==> v9 <==
==> flow/design.v <==
module DataAggregator(
           clk, reset, bit1, bit2, bit3, bit4, read_index_yaxis, read_index_xaxis,
           out_data_yaxis, out_data_xaxis, finished
       );
localparam MODE_WAIT_START = 0;
localparam MODE_WAIT_CHANNEL = 1;
localparam MODE_WAIT_DATA = 2;
localparam MODE_ASSIGN_DATA = 3;
input clk, reset;
input bit1, bit2, bit3, bit4;  
input [6:0] read_index_yaxis, read_index_xaxis;
output [15:0] out_data_yaxis;  
output [15:0] out_data_xaxis;  
output finished;
reg [15:0] data_yaxis [0:127];
reg [15:0] data_xaxis [0:127];
reg [15:0] bit1_data_buffer, bit2_data_buffer, bit3_data_buffer, bit4_data_buffer;
reg [3:0] bit1_data_buffer_index, bit2_data_buffer_index, bit3_data_buffer_index, bit4_data_buffer_index;
reg [4:0] data_index_yaxis1, data_index_yaxis2, data_index_yaxis3, data_index_yaxis4;
reg [4:0] data_index_xaxis1, data_index_xaxis2, data_index_xaxis3, data_index_xaxis4;
reg data_yaxis1_valid, data_yaxis2_valid, data_yaxis3_valid, data_yaxis4_valid;
reg data_xaxis1_valid, data_xaxis2_valid, data_xaxis3_valid, data_xaxis4_valid;
reg channel_bit1, channel_bit2, channel_bit3, channel_bit4;
reg [1:0] mode_bit1, mode_bit2, mode_bit3, mode_bit4;
wire data_yaxis_valid, data_xaxis_valid;
integer i;
always @(posedge clk) begin
    if (reset) begin
        for (i = 0; i < 128; i = i + 1) begin
            data_yaxis[i] <= 0;
            data_xaxis[i] <= 0;
        end
        bit1_data_buffer <= 0;
        bit2_data_buffer <= 0;
        bit3_data_buffer <= 0;
        bit4_data_buffer <= 0;
        bit1_data_buffer_index <= 0;
        bit2_data_buffer_index <= 0;
        bit3_data_buffer_index <= 0;
        bit4_data_buffer_index <= 0;
        data_index_yaxis1 <= 31;
        data_index_yaxis2 <= 31;
        data_index_yaxis3 <= 31;
        data_index_yaxis4 <= 31;
        data_index_xaxis1 <= 31;
        data_index_xaxis2 <= 31;
        data_index_xaxis3 <= 31;
        data_index_xaxis4 <= 31;
        data_yaxis1_valid <= 0;
        data_yaxis2_valid <= 0;
        data_yaxis3_valid <= 0;
        data_yaxis4_valid <= 0;
        data_xaxis1_valid <= 0;
        data_xaxis2_valid <= 0;
        data_xaxis3_valid <= 0;
        data_xaxis4_valid <= 0;
        channel_bit1 <= 0;
        channel_bit2 <= 0;
        channel_bit3 <= 0;
        channel_bit4 <= 0;
        mode_bit1 <= MODE_WAIT_START;
        mode_bit2 <= MODE_WAIT_START;
        mode_bit3 <= MODE_WAIT_START;
        mode_bit4 <= MODE_WAIT_START;
    end else begin
        if (mode_bit1 == MODE_WAIT_START) begin
            if (bit1) begin
                mode_bit1 <= MODE_WAIT_CHANNEL;
            end
        end else if (mode_bit1 == MODE_WAIT_CHANNEL) begin
            channel_bit1 <= bit1;
            mode_bit1 <= MODE_WAIT_DATA;
            bit1_data_buffer_index <= 15;
        end else if (mode_bit1 == MODE_WAIT_DATA) begin
            bit1_data_buffer[bit1_data_buffer_index] <= bit1;
            if (bit1_data_buffer_index >= 1) begin
                bit1_data_buffer_index <= bit1_data_buffer_index - 1;
            end else begin
                mode_bit1 <= MODE_ASSIGN_DATA;
            end
        end else if (mode_bit1 == MODE_ASSIGN_DATA) begin
            mode_bit1 <= MODE_WAIT_START;
            if (channel_bit1 == 0) begin  
                data_yaxis[data_index_yaxis1] <= bit1_data_buffer;
                if (data_index_yaxis1 >= 1) begin
                    data_index_yaxis1 <= data_index_yaxis1 - 1;
                    data_yaxis1_valid <= 0;
                end else begin
                    data_index_yaxis1 <= 31;
                    data_yaxis1_valid <= 1;
                end
            end else begin  
                data_yaxis[32 + data_index_yaxis2] <= bit1_data_buffer;
                if (data_index_yaxis2 >= 1) begin
                    data_index_yaxis2 <= data_index_yaxis2 - 1;
                    data_yaxis2_valid <= 0;
                end else begin
                    data_index_yaxis2 <= 31;
                    data_yaxis2_valid <= 1;
                end
            end
        end
        if (mode_bit2 == MODE_WAIT_START) begin
            if (bit2) begin
                mode_bit2 <= MODE_WAIT_CHANNEL;
            end
        end else if (mode_bit2 == MODE_WAIT_CHANNEL) begin
            channel_bit2 <= bit2;
            mode_bit2 <= MODE_WAIT_DATA;
            bit2_data_buffer_index <= 15;
        end else if (mode_bit2 == MODE_WAIT_DATA) begin
            bit2_data_buffer[bit2_data_buffer_index] <= bit2;
            if (bit2_data_buffer_index >= 1) begin
                bit2_data_buffer_index <= bit2_data_buffer_index - 1;
            end else begin
                mode_bit2 <= MODE_ASSIGN_DATA;
            end
        end else if (mode_bit2 == MODE_ASSIGN_DATA) begin
            mode_bit2 <= MODE_WAIT_START;
            if (channel_bit2 == 0) begin  
                data_yaxis[64 + data_index_yaxis3] <= bit2_data_buffer;
                if (data_index_yaxis3 >= 1) begin
                    data_index_yaxis3 <= data_index_yaxis3 - 1;
                    data_yaxis3_valid <= 0;
                end else begin
                    data_index_yaxis3 <= 31;
                    data_yaxis3_valid <= 1;
                end
            end else begin  
                data_yaxis[96 + data_index_yaxis4] <= bit2_data_buffer;
                if (data_index_yaxis4 >= 1) begin
                    data_index_yaxis4 <= data_index_yaxis4 - 1;
                    data_yaxis4_valid <= 0;
                end else begin
                    data_index_yaxis4 <= 31;
                    data_yaxis4_valid <= 1;
                end
            end
        end
        if (mode_bit3 == MODE_WAIT_START) begin
            if (bit3) begin
                mode_bit3 <= MODE_WAIT_CHANNEL;
            end
        end else if (mode_bit3 == MODE_WAIT_CHANNEL) begin
            channel_bit3 <= bit3;
            mode_bit3 <= MODE_WAIT_DATA;
            bit3_data_buffer_index <= 15;
        end else if (mode_bit3 == MODE_WAIT_DATA) begin
            bit3_data_buffer[bit3_data_buffer_index] <= bit3;
            if (bit3_data_buffer_index >= 1) begin
                bit3_data_buffer_index <= bit3_data_buffer_index - 1;
            end else begin
                mode_bit3 <= MODE_ASSIGN_DATA;
            end
        end else if (mode_bit3 == MODE_ASSIGN_DATA) begin
            mode_bit3 <= MODE_WAIT_START;
            if (channel_bit3 == 0) begin  
                data_xaxis[data_index_xaxis1] <= bit3_data_buffer;
                if (data_index_xaxis1 >= 1) begin
                    data_index_xaxis1 <= data_index_xaxis1 - 1;
                    data_xaxis1_valid <= 0;
                end else begin
                    data_index_xaxis1 <= 31;
                    data_xaxis1_valid <= 1;
                end
            end else begin  
                data_xaxis[32 + data_index_xaxis2] <= bit3_data_buffer;
                if (data_index_xaxis2 >= 1) begin
                    data_index_xaxis2 <= data_index_xaxis2 - 1;
                    data_xaxis2_valid <= 0;
                end else begin
                    data_index_xaxis2 <= 31;
                    data_xaxis2_valid <= 1;
                end
            end
        end
        if (mode_bit4 == MODE_WAIT_START) begin
            if (bit4) begin
                mode_bit4 <= MODE_WAIT_CHANNEL;
            end
        end else if (mode_bit4 == MODE_WAIT_CHANNEL) begin
            channel_bit4 <= bit4;
            mode_bit4 <= MODE_WAIT_DATA;
            bit4_data_buffer_index <= 15;
        end else if (mode_bit4 == MODE_WAIT_DATA) begin
            bit4_data_buffer[bit4_data_buffer_index] <= bit4;
            if (bit4_data_buffer_index >= 1) begin
                bit4_data_buffer_index <= bit4_data_buffer_index - 1;
            end else begin
                mode_bit4 <= MODE_ASSIGN_DATA;
            end
        end else if (mode_bit4 == MODE_ASSIGN_DATA) begin
            mode_bit4 <= MODE_WAIT_START;
            if (channel_bit4 == 0) begin  
                data_xaxis[64 + data_index_xaxis3] <= bit4_data_buffer;
                if (data_index_xaxis3 >= 1) begin
                    data_index_xaxis3 <= data_index_xaxis3 - 1;
                    data_xaxis3_valid <= 0;
                end else begin
                    data_index_xaxis3 <= 31;
                    data_xaxis3_valid <= 1;
                end
            end else begin  
                data_xaxis[96 + data_index_xaxis4] <= bit4_data_buffer;
                if (data_index_xaxis4 >= 1) begin
                    data_index_xaxis4 <= data_index_xaxis4 - 1;
                    data_xaxis4_valid <= 0;
                end else begin
                    data_index_xaxis4 <= 31;
                    data_xaxis4_valid <= 1;
                end
            end
        end
    end
end
assign out_data_yaxis = data_yaxis[read_index_yaxis];
assign out_data_xaxis = data_xaxis[read_index_xaxis];
assign data_yaxis_valid = (data_yaxis1_valid && data_yaxis2_valid && data_yaxis3_valid && data_yaxis4_valid);
assign data_xaxis_valid = (data_xaxis1_valid && data_xaxis2_valid && data_xaxis3_valid && data_xaxis4_valid);
assign finished = (data_yaxis_valid && data_xaxis_valid);
endmodule
==> flow/run.sh <==
#!/bin/bash
# the make line also repeats each setting of config.mk as NAME=value (left out here)
make -C /OpenROAD-flow-scripts/flow DESIGN_CONFIG=/design/flow/config.mk WORK_HOME=/design/flow/orfs CLKGATE_MAP_FILE= finish
==> flow/config.mk <==
export PLATFORM = sky130hd
export DESIGN_NAME = DataAggregator
export DESIGN_NICKNAME = DataAggregator
export VERILOG_FILES = /design/flow/design.v
export SDC_FILE = /design/flow/constraint.sdc
export NUM_CORES = 4
export LEC_CHECK = 0
export ABC_AREA = 1
export CAP_MARGIN = 20
export CELL_PAD_IN_SITES_GLOBAL_PLACEMENT = 0
export CORE_ASPECT_RATIO = 1.16
export CORE_MARGIN = 2
export CORE_UTILIZATION = 47
export CTS_CLUSTER_DIAMETER = 50
export CTS_CLUSTER_SIZE = 53
export GPL_ROUTABILITY_DRIVEN = 0
export GPL_TIMING_DRIVEN = 1
export PLACE_DENSITY = 0.6
export SETUP_SLACK_MARGIN = 0.03
export SLEW_MARGIN = 20
export TNS_END_PERCENT = 95
==> flow/constraint.sdc <==
create_clock -name core_clock -period 8.54 [get_ports {clk}]
set_input_delay 1.7080 -clock core_clock [delete_from_list [all_inputs] [get_ports {clk}]]
set_output_delay 1.7080 -clock core_clock [all_outputs]
set_load 0.01 [all_outputs]
==> v8: changes against v9 <==
Settings changed: ABC_AREA 1 to default, CELL_PAD_IN_SITES_GLOBAL_PLACEMENT 0 to default, CORE_ASPECT_RATIO 1.16 to 1.12, CTS_CLUSTER_DIAMETER 50 to 104, CTS_CLUSTER_SIZE 53 to default, GPL_ROUTABILITY_DRIVEN 0 to 1, PLACE_DENSITY 0.6 to 0.73, SETUP_SLACK_MARGIN 0.03 to default, TNS_END_PERCENT 95 to default.
==> flow/constraint.sdc (replaced) <==
create_clock -name core_clock -period 6.17 [get_ports {clk}]
set_input_delay 1.2340 -clock core_clock [delete_from_list [all_inputs] [get_ports {clk}]]
set_output_delay 1.2340 -clock core_clock [all_outputs]
set_load 0.01 [all_outputs]
==> v23: changes against v9 <==
Settings changed: ABC_AREA 1 to default, CELL_PAD_IN_SITES_GLOBAL_PLACEMENT 0 to default, CORE_ASPECT_RATIO 1.16 to default, CORE_MARGIN 2 to 10, CORE_UTILIZATION 47 to 40, CTS_CLUSTER_DIAMETER 50 to default, CTS_CLUSTER_SIZE 53 to 97, GPL_TIMING_DRIVEN 1 to 0, HOLD_SLACK_MARGIN from default to 0.23, MAX_ROUTING_LAYER from default to met4, PLACE_DENSITY 0.6 to default, SETUP_SLACK_MARGIN 0.03 to default, TNS_END_PERCENT 95 to default.
==> flow/constraint.sdc (replaced) <==
create_clock -name core_clock -period 10.0 [get_ports {clk}]
set_input_delay 2.0000 -clock core_clock [delete_from_list [all_inputs] [get_ports {clk}]]
set_output_delay 2.0000 -clock core_clock [all_outputs]
set_load 0.01 [all_outputs]
==> v17: changes against v9 <==
Settings changed: ABC_AREA 1 to default, CELL_PAD_IN_SITES_GLOBAL_PLACEMENT 0 to default, CORE_ASPECT_RATIO 1.16 to default, CORE_UTILIZATION 47 to 72, CTS_CLUSTER_DIAMETER 50 to default, CTS_CLUSTER_SIZE 53 to 72, GPL_ROUTABILITY_DRIVEN 0 to default, GPL_TIMING_DRIVEN 1 to default, PLACE_DENSITY 0.6 to default, PLACE_DENSITY_LB_ADDON from default to 0.0, SETUP_SLACK_MARGIN 0.03 to 1.32, TNS_END_PERCENT 95 to default.
==> flow/constraint.sdc (replaced) <==
create_clock -name core_clock -period 4.47 [get_ports {clk}]
set_input_delay 0.8940 -clock core_clock [delete_from_list [all_inputs] [get_ports {clk}]]
set_output_delay 0.8940 -clock core_clock [all_outputs]
set_load 0.01 [all_outputs]
==> results <==
- v23 went through all stages and came out clean. v8 reached the layout checks and failed them: antenna rules. v17 finished with setup timing left. v9 produced a clean layout.
- Worst hold slack, highest first: v9, v8, v17, v23.
- Final cell count, highest first: v9, v23, v8, v17.
- Non-clock buffer count: v23 > v17 > v8 > v9.
- Register-to-register slack: v17 is worse than v9 (2500 ps).
- Die size, highest first: v23, v8, v9, v17.
- Synthesized cell count: v23 is lower than v9 (38%).
==> figures <==
| quantity | v9 | v8 | v17 | v23 |
|---|---|---|---|---|
| Initial Util | 0.472 | 0.472 | 0.724 | 0.402 |
| Global-route wire length before repair | 887000 µm | 753000 µm | 742000 µm | 866000 µm |
| Status | finished clean | complete, but fails checks | complete, but fails checks | finished clean |
| Reasons for failing layout checks | - | antenna rules | setup timing | - |
| Non-clock buffer share of cell area | 0.0143 | 0.0246 | 0.0444 | 0.0286 |
| VDD IR-drop max | 222 µV | 279 µV | 344 µV | 158 µV |
| Sequential cell power | 23.9 mW | 33.1 mW | 45.8 mW | 20.4 mW |
| Number of cells produced by synthesis | 19605 | 12113 | 12113 | 12113 |
| Fillcell total | 36111 | 31923 | 13089 | 41746 |
| Worst-case register-to-register setup slack | 3710 ps | 2110 ps | 1220 ps | 5760 ps |
| Post-Place Worst Slack | 1510 ps | 302 ps | -613 ps | 1030 ps |
| Per-instance average area after synthesis | 9.77 µm² | 16.0 µm² | 16.0 µm² | 16.0 µm² |
| Post-synthesis net count | 19664 | 12172 | 12172 | 12172 |
| Non-clock inverter instance count of the final layout | 218 | 38 | 38 | 38 |
Power and IR drop assume default switching activity.
